==> trial 11: inputs <==
==> flow/design.v (excerpt) <==
module riscv #(
    parameter logic[31:0] BootVector = 32'h0000_0000
)(
    input logic clk,
    input logic reset,
    output logic halted,
    input logic unhalt,
    output logic[31:0] i_addr,
    input logic[31:0] i_data,
    output logic[31:0] d_addr,
    output logic[31:0] d_wdata,
    output logic[3:0] d_wstrb,
    input logic[31:0] d_rdata
);
==> flow/config.mk <==
export PLATFORM = sky130hd
export DESIGN_NAME = riscv
export DESIGN_NICKNAME = riscv
export VERILOG_FILES = /design/flow/design.v
export SDC_FILE = /design/flow/constraint.sdc
export NUM_CORES = 4
export LEC_CHECK = 0
export ABC_AREA = 0
export CAP_MARGIN = 20
export CELL_PAD_IN_SITES_DETAIL_PLACEMENT = 2
export CELL_PAD_IN_SITES_GLOBAL_PLACEMENT = 2
export CORE_ASPECT_RATIO = 1.84
export CORE_MARGIN = 8
export CORE_UTILIZATION = 40
export CTS_CLUSTER_SIZE = 66
export GPL_ROUTABILITY_DRIVEN = 0
export GPL_TIMING_DRIVEN = 0
export HOLD_SLACK_MARGIN = 0.17
export MAX_ROUTING_LAYER = met4
export PLACE_DENSITY_LB_ADDON = 0.18
export SLEW_MARGIN = 20
export TNS_END_PERCENT = 65
==> flow/constraint.sdc <==
create_clock -name core_clock -period 10.0 [get_ports {clk}]
set_input_delay 2.0000 -clock core_clock [delete_from_list [all_inputs] [get_ports {clk}]]
set_output_delay 2.0000 -clock core_clock [all_outputs]
set_load 0.01 [all_outputs]
run.sh (not shown) runs the stock make flow with config.mk's settings and CLKGATE_MAP_FILE=.
==> build 29: changes against trial 11 <==
ABC_AREA = default   (was 0)
CELL_PAD_IN_SITES_DETAIL_PLACEMENT = default   (was 2)
CELL_PAD_IN_SITES_GLOBAL_PLACEMENT = default   (was 2)
CORE_ASPECT_RATIO = default   (was 1.84)
CORE_MARGIN = 2   (was 8)
CORE_UTILIZATION = 66   (was 40)
CTS_CLUSTER_SIZE = default   (was 66)
GPL_ROUTABILITY_DRIVEN = default   (was 0)
GPL_TIMING_DRIVEN = default   (was 0)
HOLD_SLACK_MARGIN = default   (was 0.17)
MAX_ROUTING_LAYER = default   (was met4)
PLACE_DENSITY_LB_ADDON = default   (was 0.18)
SETUP_SLACK_MARGIN = -0.27   (was default)
TNS_END_PERCENT = default   (was 65)
==> flow/constraint.sdc (replaced) <==
create_clock -name core_clock -period 5.05 [get_ports {clk}]
set_input_delay 1.0100 -clock core_clock [delete_from_list [all_inputs] [get_ports {clk}]]
set_output_delay 1.0100 -clock core_clock [all_outputs]
set_load 0.01 [all_outputs]
==> build 61: changes against trial 11 <==
ABC_AREA = default   (was 0)
CELL_PAD_IN_SITES_DETAIL_PLACEMENT = default   (was 2)
CELL_PAD_IN_SITES_GLOBAL_PLACEMENT = default   (was 2)
CORE_ASPECT_RATIO = default   (was 1.84)
CORE_MARGIN = 2   (was 8)
CORE_UTILIZATION = 58   (was 40)
CTS_CLUSTER_SIZE = default   (was 66)
GPL_ROUTABILITY_DRIVEN = default   (was 0)
GPL_TIMING_DRIVEN = default   (was 0)
HOLD_SLACK_MARGIN = -0.08   (was 0.17)
PLACE_DENSITY_LB_ADDON = default   (was 0.18)
SETUP_SLACK_MARGIN = 1.51   (was default)
TNS_END_PERCENT = 5   (was 65)
==> flow/constraint.sdc (replaced) <==
create_clock -name core_clock -period 5.44 [get_ports {clk}]
set_input_delay 1.0880 -clock core_clock [delete_from_list [all_inputs] [get_ports {clk}]]
set_output_delay 1.0880 -clock core_clock [all_outputs]
set_load 0.01 [all_outputs]
==> trial 9: changes against trial 11 <==
ABC_AREA = default   (was 0)
CELL_PAD_IN_SITES_DETAIL_PLACEMENT = default   (was 2)
CELL_PAD_IN_SITES_GLOBAL_PLACEMENT = default   (was 2)
CORE_ASPECT_RATIO = default   (was 1.84)
CORE_MARGIN = 2   (was 8)
CTS_CLUSTER_SIZE = default   (was 66)
GPL_ROUTABILITY_DRIVEN = default   (was 0)
GPL_TIMING_DRIVEN = default   (was 0)
HOLD_SLACK_MARGIN = default   (was 0.17)
MAX_ROUTING_LAYER = default   (was met4)
PLACE_DENSITY_LB_ADDON = default   (was 0.18)
TNS_END_PERCENT = default   (was 65)
==> out/metrics.yaml <==
floorplan:
  n_tap_cell: 2542
placement:
  place_ws_ns: 2.32
  place_hpwl_mm: 195
routing:
  vias_per_cell: 6.57
  wl_met1_mm: 110
  route.top_layer_used: "met5"
finish:
  fin_util_pct: 45.3
power_and_ir_drop:
  power_sequential_mw: 8.03
sta:
  drv_slew: 0
run_status:
  status: "no timing/DRC/antenna violations"
worst_setup_path:
  endpoint: "fetch.pc_reg.q[22]"
clocking:
  postCtsResizedCells: 0
That was trial 9.
==> out/metrics.yaml <==
routing:
  wl_met1_mm: 119
floorplan:
  n_tap_cell: 2553
sta:
  setup_slack_ns: -0.150
  setup_viol_count_final: 18
placement:
  place_hpwl_mm: 299
run_status:
  status: "failed layout checks"
  check-failures: "setup timing"
clocking:
  postCtsResizedCells: 2
worst_setup_path:
  endpoint: "fetch.pc_reg.q[12]"
finish:
  fin_util_pct: 46.5
That was trial 11.
==> out/metrics.yaml <==
run_status:
  status: "failed layout checks"
  check-failures: "setup timing"
power_and_ir_drop:
  power_sequential_mw: 14.5
floorplan:
  n_tap_cell: 1768
placement:
  place_hpwl_mm: 201
sta:
  setup_slack_ns: -0.524
  drv_slew: 0
  setup_viol_count_final: 69
routing:
  wl_met1_mm: 106
  route.top_layer_used: "met4"
worst_setup_path:
  endpoint: "fd_reg.floper.q[18]"
clocking:
  postCtsResizedCells: 366
That was build 61.
==> out/metrics.yaml <==
clocking:
  cts_hold_buffers: 0
  h-tree-depth: 4
  postCtsResizedCells: 119
  clockRootBuffer: "clkbuf_16"
placement:
  place_inst: 7513
  place_hpwl_mm: 220
  place_ws_ns: -1.66
run_status:
  stop_stage: "global routing"
  status: "stopped before the end"
yosys:
  ys_top_logic_family: "multiplexers"
  async_flop_share_pct: 4.96
  yosys-mux-area-fraction_pct: 21.7
  edf_count: 1399
That was build 29.

========
==> inputs of harbor <==
riscv again, from the RTL that the note above started with.
## riscv
module riscv #(
    parameter logic[31:0] BootVector = 32'h0000_0000
)(
    input logic clk,
    input logic reset,
    output logic halted,
    input logic unhalt,
    output logic[31:0] i_addr,
    input logic[31:0] i_data,
    output logic[31:0] d_addr,
    output logic[31:0] d_wdata,
    output logic[3:0] d_wstrb,
    input logic[31:0] d_rdata
);
    logic[31:0] instr_f;
    logic[31:0] pc_f;
    logic[31:0] pc4_f;
    logic[31:0] instr_d;
    logic[31:0] pc_d;
    logic[31:0] pc4_d;
    logic[2:0] mem_size_d;
    logic mem_write_d;
    logic mem_read_d;
    logic rd_valid_d;
    logic[1:0] exec_sel_d;
    logic[2:0] flow_ctrl_d;
    logic[3:0] alsu_func_d;
    logic[1:0] src_sel_d;
    logic[3:0] fwd_sel_d;
    logic[4:0] rd_d;
    logic[31:0] reg_a_d;
    logic[31:0] reg_b_d;
    logic[31:0] imm_d;
    logic[31:0] pc_imm_d;
    logic jump_d;
    logic[2:0] mem_size_e;
    logic mem_write_e;
    logic mem_read_e;
    logic rd_valid_e;
    logic[1:0] exec_sel_e;
    logic[2:0] flow_ctrl_e;
    logic[3:0] alsu_func_e;
    logic[1:0] src_sel_e;
    logic[3:0] fwd_sel_e;
    logic[4:0] rd_e;
    logic[31:0] reg_a_e;
    logic[31:0] reg_b_e;
    logic[31:0] imm_e;
    logic[31:0] pc_imm_e;
    logic[31:0] pc_e;
    logic[31:0] pc4_e;
    logic[31:0] exec_res_e;
    logic[31:0] fwd_b_e;
    logic[1:0] pc_sel_e;
    logic[31:0] alsu_res_e;
    logic[2:0] mem_size_m;
    logic mem_write_m;
    logic mem_read_m;
    logic rd_valid_m;
    logic[4:0] rd_m;
    logic[31:0] exec_res_m;
    logic[31:0] fwd_b_m;
    logic[31:0] reg_d_m;
    logic rd_valid_w;
    logic[4:0] rd_w;
    logic[31:0] reg_d_w;
    logic stall;
    logic flush;
    logic system;
    logic misaligned_pc;
    logic misaligned_addr;
    fetch_stage fetch(.*);
    fd_reg fd_reg(.*);
    decode_stage decode(.*);
  ...
make LEC_CHECK=0 CAP_MARGIN=25 CELL_PAD_IN_SITES_DETAIL_PLACEMENT=0 CELL_PAD_IN_SITES_GLOBAL_PLACEMENT=0 CORE_MARGIN=2 CORE_UTILIZATION=70 CTS_CLUSTER_DIAMETER=60 CTS_CLUSTER_SIZE=17 GPL_ROUTABILITY_DRIVEN=1 GPL_TIMING_DRIVEN=1 MIN_ROUTING_LAYER=met1 SETUP_SLACK_MARGIN=-0.24 SLEW_MARGIN=25 TNS_END_PERCENT=80 finish   # period 5.31 ns
==> maple: changes against harbor <==
- CAP_MARGIN: 25 -> 15
- CELL_PAD_IN_SITES_DETAIL_PLACEMENT: 0 -> unset
- CELL_PAD_IN_SITES_GLOBAL_PLACEMENT: 0 -> unset
- CORE_UTILIZATION: 70 -> 34
- CTS_CLUSTER_DIAMETER: 60 -> unset
- CTS_CLUSTER_SIZE: 17 -> unset
- GPL_ROUTABILITY_DRIVEN: 1 -> unset
- GPL_TIMING_DRIVEN: 1 -> unset
- PLACE_DENSITY: unset -> 0.5
- SETUP_SLACK_MARGIN: -0.24 -> unset
- SLEW_MARGIN: 25 -> 20
- TNS_END_PERCENT: 80 -> 85
==> flow/constraint.sdc (replaced) <==
create_clock -name core_clock -period 13.8 [get_ports {clk}]
set_input_delay 2.7600 -clock core_clock [delete_from_list [all_inputs] [get_ports {clk}]]
set_output_delay 2.7600 -clock core_clock [all_outputs]
set_load 0.01 [all_outputs]
==> ember: changes against harbor <==
- CAP_MARGIN: 25 -> 20
- CELL_PAD_IN_SITES_DETAIL_PLACEMENT: 0 -> unset
- CELL_PAD_IN_SITES_GLOBAL_PLACEMENT: 0 -> unset
- CORE_UTILIZATION: 70 -> 59
- CTS_CLUSTER_DIAMETER: 60 -> unset
- CTS_CLUSTER_SIZE: 17 -> unset
- GPL_ROUTABILITY_DRIVEN: 1 -> unset
- GPL_TIMING_DRIVEN: 1 -> unset
- MIN_ROUTING_LAYER: met1 -> unset
- SETUP_SLACK_MARGIN: -0.24 -> 1.74
- SLEW_MARGIN: 25 -> 20
- TNS_END_PERCENT: 80 -> unset
==> flow/constraint.sdc (replaced) <==
create_clock -name core_clock -period 6.93 [get_ports {clk}]
set_input_delay 1.3860 -clock core_clock [delete_from_list [all_inputs] [get_ports {clk}]]
set_output_delay 1.3860 -clock core_clock [all_outputs]
set_load 0.01 [all_outputs]
==> comparison <==
ember produced a clean layout. maple passed the timing, DRC and antenna checks. harbor died in global routing on GRT-0116. In maple the design area is lower than in ember, by 1.5%. In area after synthesis, harbor and maple do not differ. The lowest die size belongs to harbor, the highest to maple. In ember the first-iteration DRC count is higher than in maple, by 45%.
